==> onyx <==
// breakout
module breakout(
    input logic clk,
    input logic right,
    input logic left,
    input logic reset,
    output logic [2:0] red,
    output logic [2:0] green,
    output logic [2:0] blue,
    output logic hsync,
    output logic vsync
    );
clock: 3.94 ns
lec_check: 0
abc_area: 1
cap_margin: 0
core_margin: 2
core_utilization: 72
cts_cluster_diameter: 344
gpl_routability_driven: 0
min_routing_layer: met1
place_density_lb_addon: 0.07
slew_margin: 20
tns_end_percent: 90
run.sh (not shown) runs the stock make flow with config.mk's settings and CLKGATE_MAP_FILE=.
==> lagoon (differences from onyx) <==
==> flow/config.mk (replaced) <==
export PLATFORM = sky130hd
export DESIGN_NAME = breakout
export DESIGN_NICKNAME = breakout
export VERILOG_FILES = /design/flow/design.v
export SDC_FILE = /design/flow/constraint.sdc
export NUM_CORES = 4
export LEC_CHECK = 0
export ABC_AREA = 1
export CAP_MARGIN = 15
export CORE_MARGIN = 2
export CORE_UTILIZATION = 72
export GPL_ROUTABILITY_DRIVEN = 0
export PLACE_DENSITY_LB_ADDON = 0.02
export SETUP_SLACK_MARGIN = 0.63
export SLEW_MARGIN = 25
==> flow/constraint.sdc (replaced) <==
create_clock -name core_clock -period 4.41 [get_ports {clk}]
set_input_delay 0.8820 -clock core_clock [delete_from_list [all_inputs] [get_ports {clk}]]
set_output_delay 0.8820 -clock core_clock [all_outputs]
set_load 0.01 [all_outputs]
==> amber (differences from onyx) <==
==> flow/config.mk (replaced) <==
export PLATFORM = sky130hd
export DESIGN_NAME = breakout
export DESIGN_NICKNAME = breakout
export VERILOG_FILES = /design/flow/design.v
export SDC_FILE = /design/flow/constraint.sdc
export NUM_CORES = 4
export LEC_CHECK = 0
export CAP_MARGIN = 20
export CORE_MARGIN = 2
export CORE_UTILIZATION = 72
export CTS_CLUSTER_DIAMETER = 375
export CTS_CLUSTER_SIZE = 98
export SLEW_MARGIN = 20
==> flow/constraint.sdc (replaced) <==
create_clock -name core_clock -period 8.83 [get_ports {clk}]
set_input_delay 1.7660 -clock core_clock [delete_from_list [all_inputs] [get_ports {clk}]]
set_output_delay 1.7660 -clock core_clock [all_outputs]
set_load 0.01 [all_outputs]
==> comparison <==
lagoon finished clean. onyx completed and failed the layout checks on negative setup slack. amber passed the timing, design-rule and antenna checks.
Against lagoon, the synthesized cell count of amber is lower by 30%.
Core utilization: amber < lagoon < onyx.
Non-clock buffer count, lowest first: amber, lagoon, onyx.
In critical path depth, onyx and lagoon do not differ.

---

==> run a: inputs <==
Starting RTL as in the previous note.
Settings: LEC_CHECK=0, ABC_AREA=1, CAP_MARGIN=20, CORE_MARGIN=2, CORE_UTILIZATION=61, CTS_CLUSTER_DIAMETER=70, MIN_ROUTING_LAYER=met1, PLACE_DENSITY_LB_ADDON=0.07, SLEW_MARGIN=20, TNS_END_PERCENT=35; clock period 4.8 ns.
==> inputs of run b, as changes to run a <==
--- a/flow/config.mk
+++ b/flow/config.mk
@@ -9,8 +9,6 @@
 export CAP_MARGIN = 20
 export CORE_MARGIN = 2
-export CORE_UTILIZATION = 61
-export CTS_CLUSTER_DIAMETER = 70
-export MIN_ROUTING_LAYER = met1
-export PLACE_DENSITY_LB_ADDON = 0.07
+export CORE_UTILIZATION = 72
+export CTS_CLUSTER_SIZE = 97
+export SETUP_SLACK_MARGIN = 0.91
 export SLEW_MARGIN = 20
-export TNS_END_PERCENT = 35
==> flow/constraint.sdc (replaced) <==
create_clock -name core_clock -period 3.79 [get_ports {clk}]
set_input_delay 0.7580 -clock core_clock [delete_from_list [all_inputs] [get_ports {clk}]]
set_output_delay 0.7580 -clock core_clock [all_outputs]
set_load 0.01 [all_outputs]
==> inputs of run c, as changes to run a <==
==> flow/config.mk (replaced) <==
export PLATFORM = sky130hd
export DESIGN_NAME = breakout
export DESIGN_NICKNAME = breakout
export VERILOG_FILES = /design/flow/design.v
export SDC_FILE = /design/flow/constraint.sdc
export NUM_CORES = 4
export LEC_CHECK = 0
export CAP_MARGIN = 20
export CORE_MARGIN = 2
export CORE_UTILIZATION = 40
export SLEW_MARGIN = 20
==> flow/constraint.sdc (replaced) <==
create_clock -name core_clock -period 8.0 [get_ports {clk}]
set_input_delay 1.6000 -clock core_clock [delete_from_list [all_inputs] [get_ports {clk}]]
set_output_delay 1.6000 -clock core_clock [all_outputs]
set_load 0.01 [all_outputs]
==> qor summary <==
metric                                                             run b                    run a                    run c
Run status                                               failed layout checks      finished clean           finished clean
Layout check failures                                       setup timing                        -                        -
Initial antenna violation count                                        1                        0                        0
Area leader share                                                  27.9%                    27.9%                    31.1%
Worst setup timing slack at the placement stage               -0.0820 ns                 0.381 ns                  2.07 ns
Start point of the worst hold path               game_inst.brick_alive61  game_inst.brick_alive27  game_inst.brick_alive72
Adder-Cell Fraction of Synth Area                                  11.3%                    11.3%                    12.6%
Total vias in the final route                                     13,200                   11,600                    8,514
Logic inverters                                                      188                      188                       53
Met2 wirelength from detailed routing                          16,700 um                14,500 um                12,200 um
Via count of the first global-routing pass                        12,100                   10,500                    8,233
Detailed-route vias per instance                                    6.60                     5.93                     5.66
Dpl hpwl                                                       24,700 um                24,200 um                18,500 um
Post-DP Area                                                 0.0121 mm^2              0.0116 mm^2              0.0103 mm^2
M1 GR Usage                                                        53.9%                    48.2%                    29.4%
Metal1 wirelength                                              13,800 um                14,800 um                13,100 um
Logic area                                                  0.00732 mm^2             0.00705 mm^2             0.00635 mm^2
Reg2reg path depth                                                    22                       19                       10
Timing endpoint of the critical path                            green[2]                  blue[2]                  blue[2]

---

==> job 9768 <==
breakout again, from the RTL that the note above started with.
Settings: LEC_CHECK=0, ABC_AREA=1, CAP_MARGIN=0, CELL_PAD_IN_SITES_DETAIL_PLACEMENT=0, CELL_PAD_IN_SITES_GLOBAL_PLACEMENT=2, CORE_ASPECT_RATIO=0.89, CORE_MARGIN=10, CORE_UTILIZATION=46, CTS_CLUSTER_DIAMETER=52, GPL_ROUTABILITY_DRIVEN=0, HOLD_SLACK_MARGIN=0.11, MIN_ROUTING_LAYER=met1, PLACE_DENSITY_LB_ADDON=0.07, SETUP_SLACK_MARGIN=1.56, SLEW_MARGIN=5, TNS_END_PERCENT=35; clock period 9.0 ns.
==> job 7190 (differences from job 9768) <==
==> flow/config.mk (replaced) <==
export PLATFORM = sky130hd
export DESIGN_NAME = breakout
export DESIGN_NICKNAME = breakout
export VERILOG_FILES = /design/flow/design.v
export SDC_FILE = /design/flow/constraint.sdc
export NUM_CORES = 4
export LEC_CHECK = 0
export ABC_AREA = 1
export CAP_MARGIN = 20
export CORE_MARGIN = 2
export CORE_UTILIZATION = 71
export CTS_CLUSTER_DIAMETER = 344
export GPL_ROUTABILITY_DRIVEN = 0
export MIN_ROUTING_LAYER = met1
export PLACE_DENSITY_LB_ADDON = 0.07
export SLEW_MARGIN = 20
export TNS_END_PERCENT = 90
==> flow/constraint.sdc (replaced) <==
create_clock -name core_clock -period 3.63 [get_ports {clk}]
set_input_delay 0.7260 -clock core_clock [delete_from_list [all_inputs] [get_ports {clk}]]
set_output_delay 0.7260 -clock core_clock [all_outputs]
set_load 0.01 [all_outputs]
==> job 1322 (differences from job 9768) <==
==> flow/config.mk (replaced) <==
export PLATFORM = sky130hd
export DESIGN_NAME = breakout
export DESIGN_NICKNAME = breakout
export VERILOG_FILES = /design/flow/design.v
export SDC_FILE = /design/flow/constraint.sdc
export NUM_CORES = 4
export LEC_CHECK = 0
export ABC_AREA = 1
export CAP_MARGIN = 20
export CORE_MARGIN = 2
export CORE_UTILIZATION = 72
export CTS_CLUSTER_DIAMETER = 344
export GPL_ROUTABILITY_DRIVEN = 0
export MIN_ROUTING_LAYER = met1
export PLACE_DENSITY_LB_ADDON = 0.07
export SETUP_SLACK_MARGIN = -0.23
export SLEW_MARGIN = 40
export TNS_END_PERCENT = 90
==> flow/constraint.sdc (replaced) <==
create_clock -name core_clock -period 3.63 [get_ports {clk}]
set_input_delay 0.7260 -clock core_clock [delete_from_list [all_inputs] [get_ports {clk}]]
set_output_delay 0.7260 -clock core_clock [all_outputs]
set_load 0.01 [all_outputs]
==> comparison <==
Job 7190 finished with setup timing left. Job 1322 finished but failed the layout checks on setup timing. Job 9768 went through all stages and came out clean.
Setup slack: job 9768 > job 7190 > job 1322.
Combinational power: job 1322 > job 7190 > job 9768.
Design area, highest first: job 7190, job 1322, job 9768.
The highest clock skew belongs to job 9768, the lowest to job 7190.
Between job 9768 and job 1322, the lower critical path depth is in job 9768 (gap 1).
Between job 1322 and job 9768, the lower worst hold slack is in job 1322 (gap 0.0027 ns).
Of job 7190 and job 9768, job 9768 has the higher register-to-register slack (gap 4.5 ns).
Between job 1322 and job 9768, the lower non-clock buffer count is in job 9768 (gap 117).
Global-route usage: job 1322 is higher than job 7190 (0.38 points).
In flip-flop count, job 7190 and job 1322 do not differ.
Clock power: job 9768 < job 1322 < job 7190.
==> figures <==
	job 1322	job 9768	job 7190
Status	finished with violations	timing/DRC/antenna clean	finished with violations
Reasons for failing layout checks	setup timing	-	setup timing
Global-route wire length before repair	57.8 mm	56.7 mm	57.8 mm
Routing usage on met3	9.85%	5.00%	12.7%
Number of global-route vias before repair	11900	10200	12000
Data arrival time of the critical path	3.43 ns	4.39 ns	3.26 ns
Critical path's slowest cell	sky130_fd_sc_hd__dfxtp_2	sky130_fd_sc_hd__clkdlybuf4s50_1	sky130_fd_sc_hd__fa_2
Setup tns final	-10.28 ns	0 ns	-3.02 ns
Core Box Area	0.0152 mm^2	0.0238 mm^2	0.0153 mm^2
Static leakage power	6.35 nW	5.75 nW	6.38 nW
Post-place instance area	0.0122 mm^2	0.0115 mm^2	0.0122 mm^2
FILL cells	887	2485	939
DRT Pass-1 Iters	11	6	15
Post-detailed-placement half-perimeter wirelength	24.1 mm	25.4 mm	24.5 mm
Area occupied by registers	0.00314 mm^2	0.00312 mm^2	0.00313 mm^2
Cell Rows	45	53	45
Worst setup path end	green[1]	green[2]	red[2]
Cell-internal power	2.91 mW	1.15 mW	3.10 mW
Die X-Extent	129 um	185 um	130 um
Total power divided by cell area	323 mW/mm^2	138 mW/mm^2	337 mW/mm^2
Final core utilization	85.8%	50.6%	85.4%
GR met1 Demand/Resource	55.3%	34.9%	53.2%
Fin crit share	115%	68.8%	110%
Met2 Track Usage GR	70.4%	31.6%	69.3%

---

==> inputs of build 16 <==
Starting RTL as in the previous note.
==> flow/config.mk <==
export PLATFORM = sky130hd
export DESIGN_NAME = breakout
export DESIGN_NICKNAME = breakout
export VERILOG_FILES = /design/flow/design.v
export SDC_FILE = /design/flow/constraint.sdc
export NUM_CORES = 4
export LEC_CHECK = 0
export ABC_AREA = 1
export CAP_MARGIN = 20
export CORE_ASPECT_RATIO = 0.7
export CORE_MARGIN = 2
export CORE_UTILIZATION = 72
export CTS_CLUSTER_DIAMETER = 397
export CTS_CLUSTER_SIZE = 99
export PLACE_DENSITY = 0.39
export SLEW_MARGIN = 0
export TNS_END_PERCENT = 15
==> flow/constraint.sdc <==
create_clock -name core_clock -period 3.76 [get_ports {clk}]
set_input_delay 0.7520 -clock core_clock [delete_from_list [all_inputs] [get_ports {clk}]]
set_output_delay 0.7520 -clock core_clock [all_outputs]
set_load 0.01 [all_outputs]
==> trial 73 (differences from build 16) <==
ABC_AREA = unset   (was 1)
CORE_ASPECT_RATIO = unset   (was 0.7)
CORE_UTILIZATION = 40   (was 72)
CTS_CLUSTER_DIAMETER = unset   (was 397)
CTS_CLUSTER_SIZE = unset   (was 99)
PLACE_DENSITY = unset   (was 0.39)
SLEW_MARGIN = 20   (was 0)
TNS_END_PERCENT = unset   (was 15)
==> flow/constraint.sdc (replaced) <==
create_clock -name core_clock -period 6.49 [get_ports {clk}]
set_input_delay 1.2980 -clock core_clock [delete_from_list [all_inputs] [get_ports {clk}]]
set_output_delay 1.2980 -clock core_clock [all_outputs]
set_load 0.01 [all_outputs]
==> out/qor.rpt <==
========================================================================
Run status                                      timing/DRC/antenna clean
Tap cell count                                                       330
Multi-input combinational cell area                            6350 um^2
Final worst path period need                                     5.96 ns
Worst setup startpoint                                      game_inst.paddlePosition[2]
Worst vdd ir                                                    0.153 mV
Seq group                                                        1.01 mW
Gr usage total                                                     20.7%
Sum of routed wire segments on met1                              13.1 mm
RSZ-0062 raised after global routing                                  no
First-pass DRT Iterations                                              7
Total power after layout                                         2.34 mW
Relative contribution of the clock network to total power          44.9%
========================================================================
-- figures above: trial 73

==> out/qor.rpt <==
========================================================================
Run status                                                  failed layout checks
Checks failing in the layout checks                         setup timing
Total power after layout                                         4.11 mW
Final critical-path setup slack                                -0.402 ns
Worst setup startpoint                                      game_inst.paddlePosition[3]
Final worst path period need                                     4.16 ns
Final setup violation count                                            9
Tap cell count                                                       200
Sum of routed wire segments on met1                              14.8 mm
RSZ-0062 raised after global routing                                 yes
Relative contribution of the clock network to total power          41.6%
========================================================================
-- figures above: build 16


---

==> ember: inputs <==
breakout again, from the RTL that the note above started with.
export LEC_CHECK = 0
export CAP_MARGIN = 20
export CORE_MARGIN = 2
export CORE_UTILIZATION = 72
export CTS_CLUSTER_DIAMETER = 95
export CTS_CLUSTER_SIZE = 72
export HOLD_SLACK_MARGIN = -0.09
export MIN_ROUTING_LAYER = met1
export PLACE_DENSITY_LB_ADDON = 0.27
export SLEW_MARGIN = 20
export TNS_END_PERCENT = 35
create_clock -name core_clock -period 4.44 [get_ports {clk}]
==> inputs of tundra, as changes to ember <==
==> flow/config.mk (replaced) <==
export PLATFORM = sky130hd
export DESIGN_NAME = breakout
export DESIGN_NICKNAME = breakout
export VERILOG_FILES = /design/flow/design.v
export SDC_FILE = /design/flow/constraint.sdc
export NUM_CORES = 4
export LEC_CHECK = 0
export ABC_AREA = 1
export CAP_MARGIN = 0
export CORE_MARGIN = 2
export CORE_UTILIZATION = 72
export CTS_CLUSTER_DIAMETER = 350
export MIN_ROUTING_LAYER = met1
export PLACE_DENSITY_LB_ADDON = 0.07
export SLEW_MARGIN = 20
export TNS_END_PERCENT = 100
==> flow/constraint.sdc (replaced) <==
create_clock -name core_clock -period 3.9 [get_ports {clk}]
set_input_delay 0.7800 -clock core_clock [delete_from_list [all_inputs] [get_ports {clk}]]
set_output_delay 0.7800 -clock core_clock [all_outputs]
set_load 0.01 [all_outputs]
==> inputs of maple, as changes to ember <==
==> flow/config.mk (replaced) <==
export PLATFORM = sky130hd
export DESIGN_NAME = breakout
export DESIGN_NICKNAME = breakout
export VERILOG_FILES = /design/flow/design.v
export SDC_FILE = /design/flow/constraint.sdc
export NUM_CORES = 4
export LEC_CHECK = 0
export CAP_MARGIN = 20
export CORE_MARGIN = 2
export CORE_UTILIZATION = 47
export SLEW_MARGIN = 20
==> flow/constraint.sdc (replaced) <==
create_clock -name core_clock -period 6.49 [get_ports {clk}]
set_input_delay 1.2980 -clock core_clock [delete_from_list [all_inputs] [get_ports {clk}]]
set_output_delay 1.2980 -clock core_clock [all_outputs]
set_load 0.01 [all_outputs]
==> reports/metrics.cfg <==
[setup_path]
timing.critical_path.buf_inv=1
startpoint=game_inst.paddlePosition[2]$_SDFFE_PP0P_
endpoint=blue[2]
slowest_delay_ns=0.71
crit_path_max_fanout=7

[logic_synthesis]
compound_area_share_pct=23.8
xor_share_pct=6.27
synth_cell_type_count=82
simple_gate_share_pct=20.4

[detailed_routing]
drt_iter0_markers=705
drt_pass1_iterations=5

[outcome]
status=complete, no violations

[power]
cellPowerDensity_nw_per_um2=212
pwr-share-comb_pct=12.3
ir_drop_mv=0.175
leakagePower_uw=0.00399

[floorplan]
die_w_um=150
fp.dieH_um=150

[final_timing]
setup_ws_ns=0.468
worst_pin_slew_ns=1.01

[global_route]
grt_max_degree=106

-- figures above: maple

==> reports/metrics.cfg <==
[outcome]
status=failed layout checks
so.violations=negative setup slack

[setup_path]
slowest_delay_ns=0.38
crit_path_max_fanout=3
endpoint=green[0]
startpoint=game_inst.a[2]$_SDFFE_PP1P_

[global_route]
grt_max_degree=62

[logic_synthesis]
simple_gate_share_pct=34.8
xor_share_pct=3.59
synth_cell_type_count=54

[final_timing]
setup_viol=9
setup_ws_ns=-0.160
worst_pin_slew_ns=0.766

[floorplan]
fp.dieH_um=129
die_w_um=129

[power]
leakagePower_uw=0.00621
ir_drop_mv=0.361
pwr-share-comb_pct=16.5
cellPowerDensity_nw_per_um2=311

-- figures above: tundra

==> reports/metrics.cfg <==
[logic_synthesis]
compound_area_share_pct=23.8
synth_cell_type_count=82
xor_share_pct=6.27
simple_gate_share_pct=20.4

[final_timing]
worst_pin_slew_ns=0.793
setup_ws_ns=-0.197
setup_viol=9

[power]
cellPowerDensity_nw_per_um2=309
pwr-share-comb_pct=14.5
ir_drop_mv=0.305

[outcome]
status=failed layout checks
so.violations=negative setup slack

[global_route]
grt_max_degree=65

[setup_path]
slowest_delay_ns=0.35

[floorplan]
fp.dieH_um=122
die_w_um=122

[detailed_routing]
drt_pass1_iterations=5
drt_iter0_markers=930

-- figures above: ember

Power figures rest on the tool's default switching activity, not on a simulated workload.
